==> flow/design.v (excerpt) <==
module mapper #(
    parameter DIM4_WIDTH = 8,  
    parameter DIM3_WIDTH = 8, 
    parameter DIM2_WIDTH = 8,  
    parameter DIM1_WIDTH = 8,
    parameter IDX4_WIDTH = 8,  
    parameter IDX3_WIDTH = 8, 
    parameter IDX2_WIDTH = 8,  
    parameter IDX1_WIDTH = 8,
    parameter ROW_MAJOR = 1,   
    parameter ADDR_WIDTH = 32 
)( 
    input  logic                        clk,            
    input  logic                        rst,            
    input  logic [DIM4_WIDTH - 1:0]     dim4, 
    input  logic [DIM3_WIDTH - 1:0]     dim3, 
    input  logic [DIM2_WIDTH - 1:0]     dim2,
    input  logic [DIM1_WIDTH - 1:0]     dim1,
    input  logic [IDX4_WIDTH - 1:0]     idx4,
    input  logic [IDX3_WIDTH - 1:0]     idx3, 
    input  logic [IDX2_WIDTH - 1:0]     idx2,
    input  logic [IDX1_WIDTH - 1:0]     idx1,
    input  logic [ADDR_WIDTH - 1:0]     base_addr,
    output logic [ADDR_WIDTH - 1:0]     addr
);
For scale: roughly 2800 cells after synthesis, ~140 flip-flops, ~130 I/O pins.
Settings: LEC_CHECK=0, CAP_MARGIN=5, CORE_MARGIN=2, CORE_UTILIZATION=72, CTS_CLUSTER_DIAMETER=343, CTS_CLUSTER_SIZE=35, HOLD_SLACK_MARGIN=0.3, SETUP_SLACK_MARGIN=-0.58, SLEW_MARGIN=20; clock period 6.22 ns.
run.sh (not shown) runs the stock make flow with config.mk's settings and CLKGATE_MAP_FILE=.
The first run ran to the end with violations: setup timing.
Then changed:
CAP_MARGIN = 20   (was 5)
CORE_ASPECT_RATIO = 0.91   (was default)
CTS_CLUSTER_DIAMETER = 400   (was 343)
CTS_CLUSTER_SIZE = 10   (was 35)
HOLD_SLACK_MARGIN = default   (was 0.3)
PLACE_DENSITY = 0.37   (was default)
SETUP_SLACK_MARGIN = default   (was -0.58)
TNS_END_PERCENT = 40   (was default)
After rerunning:
- The new run produced a layout that fails on setup timing
- die size hardly moves
- wire length grows by 0.73%
- fmax is lower by 3.7%
- synthesized cell count is unchanged
- setup slack gets worse by 0.31 ns
Then changed:
CORE_ASPECT_RATIO = default   (was 0.91)
CORE_UTILIZATION = 40   (was 72)
CTS_CLUSTER_DIAMETER = default   (was 400)
CTS_CLUSTER_SIZE = default   (was 10)
PLACE_DENSITY = default   (was 0.37)
TNS_END_PERCENT = default   (was 40)
clock period = 11.2 ns   (was 6.22 ns; I/O delays follow)
- The new run completed without violations
- routed wire length goes down by about 12%
- via count came out lower by about 10%
- clock-buffer cell count does not change
- setup slack gets better by 2.9 ns
- cell area shrinks by about 5.4%
- first-iteration DRC count drops by 27%
- cell count went up by 5.1%
- die size rose by about 80%
Then changed:
CORE_UTILIZATION = 72   (was 40)
PLACE_DENSITY_LB_ADDON = 0.26   (was default)
clock period = 8.04 ns   (was 11.2 ns; I/O delays follow)
Effect: This time the run ran to the end with violations: setup timing. First-iteration DRC count went up by about 30%. Register-to-register slack got worse by 3.1 ns. Final cell count went down by about 7.5%. Wire length went up by 6.3%. Worst hold slack improved by 0.0045 ns. Die area went down by about 44%. Count of clock-buffer cells in the layout does not change. Worst setup slack got worse by 1.3 ns. Global-route usage went up by 16 points.

---

Starting RTL as in the previous note.
clock: 6.09 ns
lec_check: 0
cap_margin: 20
core_margin: 2
core_utilization: 58
setup_slack_margin: -0.6
slew_margin: 20
The first run completed, yet does not pass: setup timing.
Change:
- CORE_UTILIZATION: 58 -> 65
- SETUP_SLACK_MARGIN: -0.6 -> default
- clock period: 6.09 -> 11.2 ns (I/O delays scaled with it)
Outcome: The new run finished clean. Clock skew stays flat. Design area is lower by about 9%. Worst hold slack improved by 0.015 ns. Global-route usage is higher by 1.6 points. Synthesized area is unchanged. Clock-buffer cell count is higher by 1. Core utilization is higher by 2.3 points. Worst setup slack improved by 2.8 ns. Synthesized cell count stays the same.
Change:
- CORE_UTILIZATION: 65 -> 58
- clock period: 11.2 -> 6.22 ns (I/O delays scaled with it)
Result:
- This time the run ran to the end with violations: setup timing
- flip-flop count is unchanged
- final cell count climbs by a little under a tenth
- global-route usage goes down by 2.3 points
- worst setup slack is worse by 2.8 ns
- design area rose by roughly a tenth
- critical path depth is unchanged
- first-iteration DRC count shrinks by about a fifth
- synthesized area is unchanged
- sequential share of layout area shrinks by 1.1 points
Change:
- CORE_UTILIZATION: 58 -> 40
- clock period: 6.22 -> 12.0 ns (I/O delays scaled with it)
Now the flow completed without violations.
Clock skew grows by 0.0068 ns.
Critical path depth came out lower by 1.
Non-clock buffer count goes down by 221.
Final area came out lower by 7.7%.

---

Starting RTL as in the previous note.
Settings: LEC_CHECK=0, ABC_AREA=1, CAP_MARGIN=0, CORE_ASPECT_RATIO=0.5, CORE_MARGIN=2, CORE_UTILIZATION=69, CTS_CLUSTER_DIAMETER=375, CTS_CLUSTER_SIZE=100, PLACE_DENSITY=0.37, SETUP_SLACK_MARGIN=2.31, SLEW_MARGIN=20, TNS_END_PERCENT=10; clock period 10.1 ns.
The starting point produced a clean layout.
Then changed:
- ABC_AREA: 1 -> default
- CAP_MARGIN: 0 -> 20
- CORE_ASPECT_RATIO: 0.5 -> default
- CORE_UTILIZATION: 69 -> 71
- CTS_CLUSTER_DIAMETER: 375 -> default
- CTS_CLUSTER_SIZE: 100 -> 39
- PLACE_DENSITY: 0.37 -> default
- SETUP_SLACK_MARGIN: 2.31 -> default
- TNS_END_PERCENT: 10 -> default
- clock period: 10.1 -> 8.09 ns (I/O delays scaled with it)
Result:
- This time the run finished but fails on setup timing
- via count fell by about 17%
- final area fell by about 5%
- first-iteration DRC count fell by about 50%
- worst setup slack loses 2100 ps
- routed wire length fell by about 14%
- final cell count fell by 23%
- count of clock-buffer cells in the layout is unchanged
- non-clock buffer count rose by 99
Then changed:
- CORE_UTILIZATION: 71 -> 61
- CTS_CLUSTER_SIZE: 39 -> 100
- clock period: 8.09 -> 18.4 ns (I/O delays scaled with it)
Now the flow went through all stages and came out clean.
Die size came out higher by 16%.
Cell area went down by 5.0%.
Non-clock buffer count shrinks by 131.
Worst setup slack gets better by 6700 ps.
Synthesized cell count stays the same.
Via count falls by 4.6%.
Routed wire length goes down by 4.0%.
Sequential share of layout area went up by 0.63 points.
Then changed:
- CORE_UTILIZATION: 61 -> 65
- CTS_CLUSTER_DIAMETER: default -> 343
- CTS_CLUSTER_SIZE: 100 -> 35
- clock period: 18.4 -> 9.23 ns (I/O delays scaled with it)
What happened: Cell area grows by about 3%. Cell count grows by about 1.5%. Count of clock-buffer cells in the layout grows by 1. Global-route usage grows by 1.5 points. Setup slack degrades by 6100 ps. Flip-flop count is unchanged. Hold slack improves by 13 ps. Wire length shrinks by about 0.5%.

---

## P
Starting RTL as in the previous note.
Settings: LEC_CHECK=0, CAP_MARGIN=0, CORE_MARGIN=2, CORE_UTILIZATION=72, CTS_CLUSTER_DIAMETER=373, SETUP_SLACK_MARGIN=-0.45, SLEW_MARGIN=20; clock period 6.22 ns.
Nothing crashed in P and all stages finished; the problem is that the final layout failed, the offending checks being negative setup slack.
What R does differently from P at the input level:
# P
export LEC_CHECK = 0
export CAP_MARGIN = 0
export CORE_MARGIN = 2
export CORE_UTILIZATION = 72
export CTS_CLUSTER_DIAMETER = 373
export SETUP_SLACK_MARGIN = -0.45
export SLEW_MARGIN = 20
create_clock -name core_clock -period 6.22 [get_ports {clk}]
# R
export LEC_CHECK = 0
export ABC_AREA = 1
export CAP_MARGIN = 20
export CORE_ASPECT_RATIO = 0.91
export CORE_MARGIN = 2
export CORE_UTILIZATION = 72
export CTS_CLUSTER_DIAMETER = 400
export CTS_CLUSTER_SIZE = 10
export HOLD_SLACK_MARGIN = 0.3
export PLACE_DENSITY = 0.37
export SETUP_SLACK_MARGIN = 0.83
export SLEW_MARGIN = 20
export TNS_END_PERCENT = 40
create_clock -name core_clock -period 6.22 [get_ports {clk}]
==> comparison <==
Nothing crashed in R and all stages finished; the problem is that the final layout failed, the offending checks being negative setup slack. R vs P: actual transition at the worst max-transition pin up. Changes observed in R relative to P: final routed wirelength across all metal layers rose 22%; number of inserted filler cells in the final layout rose 369; area share of and/or/nand/nor cells after synthesis rose 4.5 points. Compared P against R; relative area of clock buffers and inverters in the final design within noise. Delta (R minus P): worst clock skew on the final layout closely matched the old numbers; tally of non-filler cells in the final layout increased by 31% relative to the old numbers.

---

Setup of build 72:
mapper again, from the RTL that the note above started with.
==> flow/design.v (excerpt) <==
module mapper #(
    parameter DIM4_WIDTH = 8,  
    parameter DIM3_WIDTH = 8, 
    parameter DIM2_WIDTH = 8,  
    parameter DIM1_WIDTH = 8,
    parameter IDX4_WIDTH = 8,  
    parameter IDX3_WIDTH = 8, 
    parameter IDX2_WIDTH = 8,  
    parameter IDX1_WIDTH = 8,
    parameter ROW_MAJOR = 1,   
    parameter ADDR_WIDTH = 32 
)( 
    input  logic                        clk,            
    input  logic                        rst,            
    input  logic [DIM4_WIDTH - 1:0]     dim4, 
    input  logic [DIM3_WIDTH - 1:0]     dim3, 
    input  logic [DIM2_WIDTH - 1:0]     dim2,
    input  logic [DIM1_WIDTH - 1:0]     dim1,
    input  logic [IDX4_WIDTH - 1:0]     idx4,
    input  logic [IDX3_WIDTH - 1:0]     idx3, 
    input  logic [IDX2_WIDTH - 1:0]     idx2,
    input  logic [IDX1_WIDTH - 1:0]     idx1,
    input  logic [ADDR_WIDTH - 1:0]     base_addr,
    output logic [ADDR_WIDTH - 1:0]     addr
);
==> flow/config.mk <==
export PLATFORM = sky130hd
export DESIGN_NAME = mapper
export DESIGN_NICKNAME = mapper
export VERILOG_FILES = /design/flow/design.v
export SDC_FILE = /design/flow/constraint.sdc
export NUM_CORES = 4
export LEC_CHECK = 0
export CAP_MARGIN = 35
export CORE_MARGIN = 2
export CORE_UTILIZATION = 72
export CTS_CLUSTER_SIZE = 36
export HOLD_SLACK_MARGIN = 0.23
export PLACE_DENSITY_LB_ADDON = 0.26
export SLEW_MARGIN = 20
==> flow/constraint.sdc <==
create_clock -name core_clock -period 8.04 [get_ports {clk}]
set_input_delay 1.6080 -clock core_clock [delete_from_list [all_inputs] [get_ports {clk}]]
set_output_delay 1.6080 -clock core_clock [all_outputs]
set_load 0.01 [all_outputs]
[flow] build 72 | stages: complete | final checks: fail | reason: setup timing
### build 72 -> build 97
==> flow/config.mk <==
export PLATFORM = sky130hd
export DESIGN_NAME = mapper
export DESIGN_NICKNAME = mapper
export VERILOG_FILES = /design/flow/design.v
export SDC_FILE = /design/flow/constraint.sdc
export NUM_CORES = 4
export LEC_CHECK = 0
export CAP_MARGIN = 0
export CORE_MARGIN = 2
export CORE_UTILIZATION = 72
export HOLD_SLACK_MARGIN = -0.1
export SLEW_MARGIN = 20
==> flow/constraint.sdc <==
create_clock -name core_clock -period 6.22 [get_ports {clk}]
set_input_delay 1.2440 -clock core_clock [delete_from_list [all_inputs] [get_ports {clk}]]
set_output_delay 1.2440 -clock core_clock [all_outputs]
set_load 0.01 [all_outputs]
Findings:
To summarise build 97: no stage aborted, but the layout did not pass its checks, failing on setup timing. Cmp build 72 and build 97 / wire length of the first global-routing pass / lower: build 72. Compared build 97 vs build 72, and required time of the worst setup path is down in build 97. As of build 97, number of fillers in the final layout had fallen slightly compared to build 72.
Here is what was changed in the inputs of build 52 compared with build 97.
diff --git a/flow/config.mk b/flow/config.mk
--- a/flow/config.mk
+++ b/flow/config.mk
@@ -6,7 +6,11 @@
 export NUM_CORES = 4
 export LEC_CHECK = 0
-export CAP_MARGIN = 0
+export CAP_MARGIN = 5
+export CORE_ASPECT_RATIO = 0.72
 export CORE_MARGIN = 2
 export CORE_UTILIZATION = 72
-export HOLD_SLACK_MARGIN = -0.1
+export CTS_CLUSTER_SIZE = 41
+export HOLD_SLACK_MARGIN = 0.3
+export MAX_ROUTING_LAYER = met4
+export SETUP_SLACK_MARGIN = 0.34
 export SLEW_MARGIN = 20
Notes after the runs:
Build 52 -> stages 100% | layout checks FAIL | setup timing.
diff inputs: build 52 => build 35
diff --git a/flow/config.mk b/flow/config.mk
--- a/flow/config.mk
+++ b/flow/config.mk
@@ -7,10 +7,8 @@
 export LEC_CHECK = 0
 export CAP_MARGIN = 5
-export CORE_ASPECT_RATIO = 0.72
 export CORE_MARGIN = 2
 export CORE_UTILIZATION = 72
 export CTS_CLUSTER_SIZE = 41
-export HOLD_SLACK_MARGIN = 0.3
 export MAX_ROUTING_LAYER = met4
-export SETUP_SLACK_MARGIN = 0.34
+export SETUP_SLACK_MARGIN = 0.43
 export SLEW_MARGIN = 20
==> flow/constraint.sdc <==
create_clock -name core_clock -period 7.19 [get_ports {clk}]
set_input_delay 1.4380 -clock core_clock [delete_from_list [all_inputs] [get_ports {clk}]]
set_output_delay 1.4380 -clock core_clock [all_outputs]
set_load 0.01 [all_outputs]
--- outcome ---
Of build 52 and build 35, not a single run came through the flow clean.
| build 35 | all stages done | FAIL | setup timing |
The flow for build 52 finished, though final verification flagged setup timing.
Build 35 ends up with higher worst path required time than build 52 does.
Build 35 gives less placed wire-length estimate than build 52 did.
From build 52 to build 35 the numbers moved as follows: final area moved down; final cell count moved down; count of clock-buffer cells in the layout down 1.
